==> v28 <==
==> flow/design.v <==
`timescale 1ns/1ps
module adder_32bit (
    input wire [31:0] a,
    input wire [31:0] b,
    output wire [31:0] sum
);
    wire [31:0] p, g;
    wire [32:0] c;
    assign c[0] = 1'b0;
    wire [7:0] block_p, block_g;
    wire [8:0] block_c;
    assign block_c[0] = 1'b0;
    assign p = a ^ b;   
    assign g = a & b;   
    assign c[1] = g[0] | (p[0] & c[0]);
    assign c[2] = g[1] | (p[1] & c[1]);
    assign c[3] = g[2] | (p[2] & c[2]);
    assign c[4] = g[3] | (p[3] & c[3]);
    assign block_p[0] = p[0] & p[1] & p[2] & p[3];
    assign block_g[0] = g[3] | (p[3] & g[2]) | (p[3] & p[2] & g[1]) | (p[3] & p[2] & p[1] & g[0]);
    assign c[5] = g[4] | (p[4] & c[4]);
    assign c[6] = g[5] | (p[5] & c[5]);
    assign c[7] = g[6] | (p[6] & c[6]);
    assign c[8] = g[7] | (p[7] & c[7]);
    assign block_p[1] = p[4] & p[5] & p[6] & p[7];
    assign block_g[1] = g[7] | (p[7] & g[6]) | (p[7] & p[6] & g[5]) | (p[7] & p[6] & p[5] & g[4]);
    assign c[9]  = g[8]  | (p[8]  & c[8]);
    assign c[10] = g[9]  | (p[9]  & c[9]);
    assign c[11] = g[10] | (p[10] & c[10]);
    assign c[12] = g[11] | (p[11] & c[11]);
    assign block_p[2] = p[8] & p[9] & p[10] & p[11];
    assign block_g[2] = g[11] | (p[11] & g[10]) | (p[11] & p[10] & g[9]) | (p[11] & p[10] & p[9] & g[8]);
    assign c[13] = g[12] | (p[12] & c[12]);
    assign c[14] = g[13] | (p[13] & c[13]);
    assign c[15] = g[14] | (p[14] & c[14]);
    assign c[16] = g[15] | (p[15] & c[15]);
    assign block_p[3] = p[12] & p[13] & p[14] & p[15];
    assign block_g[3] = g[15] | (p[15] & g[14]) | (p[15] & p[14] & g[13]) | (p[15] & p[14] & p[13] & g[12]);
    assign c[17] = g[16] | (p[16] & c[16]);
    assign c[18] = g[17] | (p[17] & c[17]);
    assign c[19] = g[18] | (p[18] & c[18]);
    assign c[20] = g[19] | (p[19] & c[19]);
    assign block_p[4] = p[16] & p[17] & p[18] & p[19];
    assign block_g[4] = g[19] | (p[19] & g[18]) | (p[19] & p[18] & g[17]) | (p[19] & p[18] & p[17] & g[16]);
    assign c[21] = g[20] | (p[20] & c[20]);
    assign c[22] = g[21] | (p[21] & c[21]);
    assign c[23] = g[22] | (p[22] & c[22]);
    assign c[24] = g[23] | (p[23] & c[23]);
    assign block_p[5] = p[20] & p[21] & p[22] & p[23];
    assign block_g[5] = g[23] | (p[23] & g[22]) | (p[23] & p[22] & g[21]) | (p[23] & p[22] & p[21] & g[20]);
    assign c[25] = g[24] | (p[24] & c[24]);
    assign c[26] = g[25] | (p[25] & c[25]);
    assign c[27] = g[26] | (p[26] & c[26]);
    assign c[28] = g[27] | (p[27] & c[27]);
    assign block_p[6] = p[24] & p[25] & p[26] & p[27];
    assign block_g[6] = g[27] | (p[27] & g[26]) | (p[27] & p[26] & g[25]) | (p[27] & p[26] & p[25] & g[24]);
    assign c[29] = g[28] | (p[28] & c[28]);
    assign c[30] = g[29] | (p[29] & c[29]);
    assign c[31] = g[30] | (p[30] & c[30]);
    assign c[32] = g[31] | (p[31] & c[31]);
    assign block_p[7] = p[28] & p[29] & p[30] & p[31];
    assign block_g[7] = g[31] | (p[31] & g[30]) | (p[31] & p[30] & g[29]) | (p[31] & p[30] & p[29] & g[28]);
    assign block_c[1] = block_g[0] | (block_p[0] & block_c[0]);
    assign block_c[2] = block_g[1] | (block_p[1] & block_c[1]);
    assign block_c[3] = block_g[2] | (block_p[2] & block_c[2]);
    assign block_c[4] = block_g[3] | (block_p[3] & block_c[3]);
    assign block_c[5] = block_g[4] | (block_p[4] & block_c[4]);
    assign block_c[6] = block_g[5] | (block_p[5] & block_c[5]);
    assign block_c[7] = block_g[6] | (block_p[6] & block_c[6]);
    assign block_c[8] = block_g[7] | (block_p[7] & block_c[7]);
    assign sum = p ^ c[31:0];
endmodule
`timescale 1ns/1ps
module csa_32bit (
    input wire [31:0] a,
    input wire [31:0] b,
    input wire [31:0] c,
    output wire [31:0] sum,
    output wire [31:0] carry
);
    genvar i;
    generate
        for (i = 0; i < 32; i = i + 1) begin : csa_bit
            full_adder fa (
                .a(a[i]),
                .b(b[i]),
                .c_in(c[i]),
                .sum(sum[i]),
                .c_out(carry[i])
            );
        end
    endgenerate
endmodule
module full_adder (
    input wire a,
    input wire b,
    input wire c_in,
    output wire sum,
    output wire c_out
);
    wire xor_ab, and_ab, and_xor_cin;
    xor_gate xor1 (.a(a), .b(b), .out(xor_ab));
    xor_gate xor2 (.a(xor_ab), .b(c_in), .out(sum));
    and_gate and1 (.a(a), .b(b), .out(and_ab));
    and_gate and2 (.a(xor_ab), .b(c_in), .out(and_xor_cin));
    or_gate or1 (.a(and_ab), .b(and_xor_cin), .out(c_out));
endmodule
`timescale 1ns/1ps
module and_gate (
    input wire a,
    input wire b,
    output wire out
);
    and(out,a,b);
endmodule
module xor_gate (
    input wire a,
    input wire b,
    output wire out
);
    xor(out,a,b);
endmodule
module or_gate (
    input wire a,
    input wire b,
    output wire out
);
    or(out,a,b);
endmodule
module multiplier_16bit (
    input wire [15:0] a,
    input wire [15:0] b,
    output wire [31:0] product
);
    wire [31:0] pp [15:0];
    genvar i, j;
    generate
        for (i = 0; i < 16; i = i + 1) begin : pp_row
            for (j = 0; j < 16; j = j + 1) begin : pp_col
                wire pp_bit;
                and pp_and (pp_bit, a[j], b[i]);
                assign pp[i][j+i] = pp_bit;
            end
            if (i > 0) begin : lower_zeros
                for (j = 0; j < i; j = j + 1) begin : lz
                    assign pp[i][j] = 1'b0;
                end
            end
            if (i + 16 < 32) begin : upper_zeros
                for (j = i + 16; j < 32; j = j + 1) begin : uz
                    assign pp[i][j] = 1'b0;
                end
            end
        end
    endgenerate
    wire [31:0] s1_sum[5:0], s1_carry[5:0];
    csa_32bit csa1_0 (.a(pp[0]), .b(pp[1]), .c(pp[2]), .sum(s1_sum[0]), .carry(s1_carry[0]));
    csa_32bit csa1_1 (.a(pp[3]), .b(pp[4]), .c(pp[5]), .sum(s1_sum[1]), .carry(s1_carry[1]));
    csa_32bit csa1_2 (.a(pp[6]), .b(pp[7]), .c(pp[8]), .sum(s1_sum[2]), .carry(s1_carry[2]));
    csa_32bit csa1_3 (.a(pp[9]), .b(pp[10]), .c(pp[11]), .sum(s1_sum[3]), .carry(s1_carry[3]));
    csa_32bit csa1_4 (.a(pp[12]), .b(pp[13]), .c(pp[14]), .sum(s1_sum[4]), .carry(s1_carry[4]));
    assign s1_sum[5] = pp[15];
    assign s1_carry[5] = 32'd0;
    wire [31:0] s2_sum[3:0], s2_carry[3:0];
    csa_32bit csa2_0 (.a(s1_sum[0]), .b({s1_carry[0][30:0], 1'b0}), .c(s1_sum[1]),
                      .sum(s2_sum[0]), .carry(s2_carry[0]));
    csa_32bit csa2_1 (.a({s1_carry[1][30:0], 1'b0}), .b(s1_sum[2]), .c({s1_carry[2][30:0], 1'b0}),
                      .sum(s2_sum[1]), .carry(s2_carry[1]));
    csa_32bit csa2_2 (.a(s1_sum[3]), .b({s1_carry[3][30:0], 1'b0}), .c(s1_sum[4]),
                      .sum(s2_sum[2]), .carry(s2_carry[2]));
    csa_32bit csa2_3 (.a({s1_carry[4][30:0], 1'b0}), .b(s1_sum[5]), .c({s1_carry[5][30:0], 1'b0}),
                      .sum(s2_sum[3]), .carry(s2_carry[3]));
    wire [31:0] s3_sum[2:0], s3_carry[2:0];
    csa_32bit csa3_0 (.a(s2_sum[0]), .b({s2_carry[0][30:0], 1'b0}), .c(s2_sum[1]),
                      .sum(s3_sum[0]), .carry(s3_carry[0]));
    csa_32bit csa3_1 (.a({s2_carry[1][30:0], 1'b0}), .b(s2_sum[2]), .c({s2_carry[2][30:0], 1'b0}),
                      .sum(s3_sum[1]), .carry(s3_carry[1]));
    assign s3_sum[2] = s2_sum[3];
    assign s3_carry[2] = {s2_carry[3][30:0], 1'b0};
    wire [31:0] s4_sum[1:0], s4_carry[1:0];
    csa_32bit csa4_0 (.a(s3_sum[0]), .b({s3_carry[0][30:0], 1'b0}), .c(s3_sum[1]),
                      .sum(s4_sum[0]), .carry(s4_carry[0]));
    csa_32bit csa4_1 (.a({s3_carry[1][30:0], 1'b0}), .b(s3_sum[2]), .c(s3_carry[2]),
                      .sum(s4_sum[1]), .carry(s4_carry[1]));
    wire [31:0] final_sum, final_carry;
    csa_32bit csa_final (.a(s4_sum[0]), .b({s4_carry[0][30:0], 1'b0}), .c(s4_sum[1]),
                         .sum(final_sum), .carry(final_carry));
    wire [31:0] shifted_carry;
    assign shifted_carry = {final_carry[30:0], 1'b0};
    wire [31:0] temp_sum;
    adder_32bit final_adder1 (.a(final_sum), .b(shifted_carry), .sum(temp_sum));
    wire [31:0] shifted_carry2;
    assign shifted_carry2 = {s4_carry[1][30:0], 1'b0};
    adder_32bit final_adder2 (.a(temp_sum), .b(shifted_carry2), .sum(product));
endmodule
`timescale 1ns/1ps
module pe (
    input wire clk,
    input wire rst_n,
    input wire en,
    input wire [15:0] a_in,       
    input wire [15:0] b_in,       
    input wire [31:0] partial_sum_in,   
    input wire load_acc,          
    output reg [15:0] a_out,      
    output reg [15:0] b_out,      
    output wire [31:0] acc_out    
);
    wire [31:0] mult_result;
    wire [31:0] add_result;
    reg [31:0] accumulator;
    multiplier_16bit mult_inst (
        .a(a_in),
        .b(b_in),
        .product(mult_result)
    );
    adder_32bit add_inst (
        .a(accumulator),
        .b(mult_result),
        .sum(add_result)
    );
    always @(posedge clk or negedge rst_n) begin
        if (!rst_n) begin
            accumulator <= 32'd0;
        end else if (load_acc) begin
            accumulator <= partial_sum_in;
        end else if (en) begin
            accumulator <= add_result;
        end
    end
    always @(posedge clk or negedge rst_n) begin
        if (!rst_n) begin
            a_out <= 16'd0;
            b_out <= 16'd0;
        end else if (en) begin
            a_out <= a_in;
            b_out <= b_in;
        end
    end
    assign acc_out = accumulator;
endmodule
`timescale 1ns/1ps
module mac_array_4x4 (
    input wire clk,
    input wire rst_n,
    input wire en,
    input wire load_acc,
    input wire [15:0] a_in_0,
    input wire [15:0] a_in_1,
    input wire [15:0] a_in_2,
    input wire [15:0] a_in_3,
    input wire [15:0] b_in_0,
    input wire [15:0] b_in_1,
    input wire [15:0] b_in_2,
    input wire [15:0] b_in_3,
    input wire [511:0] partial_sum_init,
    output wire [31:0] result_0_0, result_0_1, result_0_2, result_0_3,
    output wire [31:0] result_1_0, result_1_1, result_1_2, result_1_3,
    output wire [31:0] result_2_0, result_2_1, result_2_2, result_2_3,
    output wire [31:0] result_3_0, result_3_1, result_3_2, result_3_3
);
    wire [15:0] a_wire [0:3][0:4];   
    wire [15:0] b_wire [0:4][0:3];   
    assign a_wire[0][0] = a_in_0;
    assign a_wire[1][0] = a_in_1;
    assign a_wire[2][0] = a_in_2;
    assign a_wire[3][0] = a_in_3;
    assign b_wire[0][0] = b_in_0;
    assign b_wire[0][1] = b_in_1;
    assign b_wire[0][2] = b_in_2;
    assign b_wire[0][3] = b_in_3;
    wire [31:0] acc_out [0:3][0:3];
    genvar row, col;
    generate
        for (row = 0; row < 4; row = row + 1) begin : pe_row
            for (col = 0; col < 4; col = col + 1) begin : pe_col
                pe pe_inst (
                    .clk(clk),
                    .rst_n(rst_n),
                    .en(en),
                    .a_in(a_wire[row][col]),
                    .b_in(b_wire[row][col]),
                    .partial_sum_in(partial_sum_init[(row*4+col)*32 +: 32]),
                    .load_acc(load_acc),
                    .a_out(a_wire[row][col+1]),
                    .b_out(b_wire[row+1][col]),
                    .acc_out(acc_out[row][col])
                );
            end
        end
    endgenerate
    assign result_0_0 = acc_out[0][0];
    assign result_0_1 = acc_out[0][1];
    assign result_0_2 = acc_out[0][2];
    assign result_0_3 = acc_out[0][3];
    assign result_1_0 = acc_out[1][0];
    assign result_1_1 = acc_out[1][1];
    assign result_1_2 = acc_out[1][2];
    assign result_1_3 = acc_out[1][3];
    assign result_2_0 = acc_out[2][0];
    assign result_2_1 = acc_out[2][1];
    assign result_2_2 = acc_out[2][2];
    assign result_2_3 = acc_out[2][3];
    assign result_3_0 = acc_out[3][0];
    assign result_3_1 = acc_out[3][1];
    assign result_3_2 = acc_out[3][2];
    assign result_3_3 = acc_out[3][3];
endmodule
==> flow/run.sh <==
#!/bin/bash
# the make line also repeats each setting of config.mk as NAME=value (left out here)
make -C /OpenROAD-flow-scripts/flow DESIGN_CONFIG=/design/flow/config.mk WORK_HOME=/design/flow/orfs CLKGATE_MAP_FILE= finish
==> flow/config.mk <==
export PLATFORM = sky130hd
export DESIGN_NAME = mac_array_4x4
export DESIGN_NICKNAME = mac_array_4x4
export VERILOG_FILES = /design/flow/design.v
export SDC_FILE = /design/flow/constraint.sdc
export NUM_CORES = 4
export LEC_CHECK = 0
export CAP_MARGIN = 15
export CORE_MARGIN = 2
export CORE_UTILIZATION = 72
export CTS_CLUSTER_SIZE = 58
export PLACE_DENSITY_LB_ADDON = 0.01
export SETUP_SLACK_MARGIN = 2.85
export SLEW_MARGIN = 20
==> flow/constraint.sdc <==
create_clock -name core_clock -period 9.81 [get_ports {clk}]
set_input_delay 1.9620 -clock core_clock [delete_from_list [all_inputs] [get_ports {clk}]]
set_output_delay 1.9620 -clock core_clock [all_outputs]
set_load 0.01 [all_outputs]
==> v34 (differences from v28) <==
- CAP_MARGIN: 15 -> 20
- CORE_UTILIZATION: 72 -> 68
- CTS_CLUSTER_SIZE: 58 -> 97
- PLACE_DENSITY_LB_ADDON: 0.01 -> default
- SETUP_SLACK_MARGIN: 2.85 -> default
==> flow/constraint.sdc (replaced) <==
create_clock -name core_clock -period 12.1 [get_ports {clk}]
set_input_delay 2.4200 -clock core_clock [delete_from_list [all_inputs] [get_ports {clk}]]
set_output_delay 2.4200 -clock core_clock [all_outputs]
set_load 0.01 [all_outputs]
==> v19 (differences from v28) <==
- CAP_MARGIN: 15 -> 20
- CORE_UTILIZATION: 72 -> 58
- CTS_CLUSTER_SIZE: 58 -> default
- MAX_ROUTING_LAYER: default -> met4
- PLACE_DENSITY_LB_ADDON: 0.01 -> default
- SETUP_SLACK_MARGIN: 2.85 -> 3.89
==> flow/constraint.sdc (replaced) <==
create_clock -name core_clock -period 14.5 [get_ports {clk}]
set_input_delay 2.9000 -clock core_clock [delete_from_list [all_inputs] [get_ports {clk}]]
set_output_delay 2.9000 -clock core_clock [all_outputs]
set_load 0.01 [all_outputs]
==> results <==
                                                                                                            v19                                                      v34                                                      v28
Sum of net half-perimeters after detailed placement                                                  413,000 um                                               403,000 um                                               408,000 um
GR Layer Usage met2                                                                                       54.7%                                                    62.2%                                                    66.8%
Die Outline Area                                                                                      0.307 mm2                                                0.262 mm2                                                0.247 mm2
Instance count after placement with tap cells included                                                   22,741                                                   22,394                                                   22,335
Combined flip-flop and latch cell area                                                               0.0225 mm2                                               0.0225 mm2                                               0.0225 mm2
Final setup violation count                                                                                  14                                                       97                                                      190
Run status                                                                                      failed layout checks                                     failed layout checks                                     failed layout checks
Reasons for failing layout checks                                                                  setup timing                                             setup timing                                             setup timing
Number of nets in the finished design                                                                    24,687                                                   24,884                                                   25,037
Final core utilization                                                                                    67.3%                                                    79.0%                                                    84.3%
Critical path depth in cells                                                                                 43                                                       43                                                       42
Delay of the slowest cell on the worst path                                                              570 ps                                                   620 ps                                                   560 ps
Count of vias placed by the detailed router                                                             120,868                                                  124,523                                                  127,699
Clock Pin Slew Worst Setup and Hold Paths                                                                 50 ps                                                    60 ps                                                    60 ps
Capturing instance or port of the critical path         pe_row[3].pe_col[0].pe_inst.accumulator[31]$_DFFE_PN0P_  pe_row[3].pe_col[0].pe_inst.accumulator[31]$_DFFE_PN0P_  pe_row[2].pe_col[0].pe_inst.accumulator[31]$_DFFE_PN0P_
Count of antenna diodes in the layout                                                                        26                                                       25                                                       24
Standard cell area after detailed placement                                                           0.194 mm2                                                0.196 mm2                                                0.197 mm2
Deepest clock path buffer count                                                                               4                                                        3                                                        3
Endpoint of the worst register-to-register path         pe_row[2].pe_col[1].pe_inst.accumulator[31]$_DFFE_PN0P_  pe_row[1].pe_col[1].pe_inst.accumulator[31]$_DFFE_PN0P_  pe_row[1].pe_col[2].pe_inst.accumulator[31]$_DFFE_PN0P_
Hold worst-path end                                           pe_row[3].pe_col[1].pe_inst.a_out[15]$_DFFE_PN0P_  pe_row[2].pe_col[2].pe_inst.accumulator[29]$_DFFE_PN0P_  pe_row[0].pe_col[0].pe_inst.accumulator[27]$_DFFE_PN0P_
Routed length on met1                                                                                218,000 um                                               194,000 um                                               187,000 um
Post-CTS repair timing setup buffer count                                                                    55                                                       55                                                       45
Flop share of the area                                                                                    11.1%                                                    11.1%                                                    11.0%
Core Rows                                                                                                   201                                                      186                                                      181
Global-route usage over all layers                                                                        35.7%                                                    39.9%                                                    43.2%
Final setup margin                                                                                      -458 ps                                                 -2480 ps                                                 -4330 ps
Number of buffers created by CTS                                                                            122                                                      114                                                      114
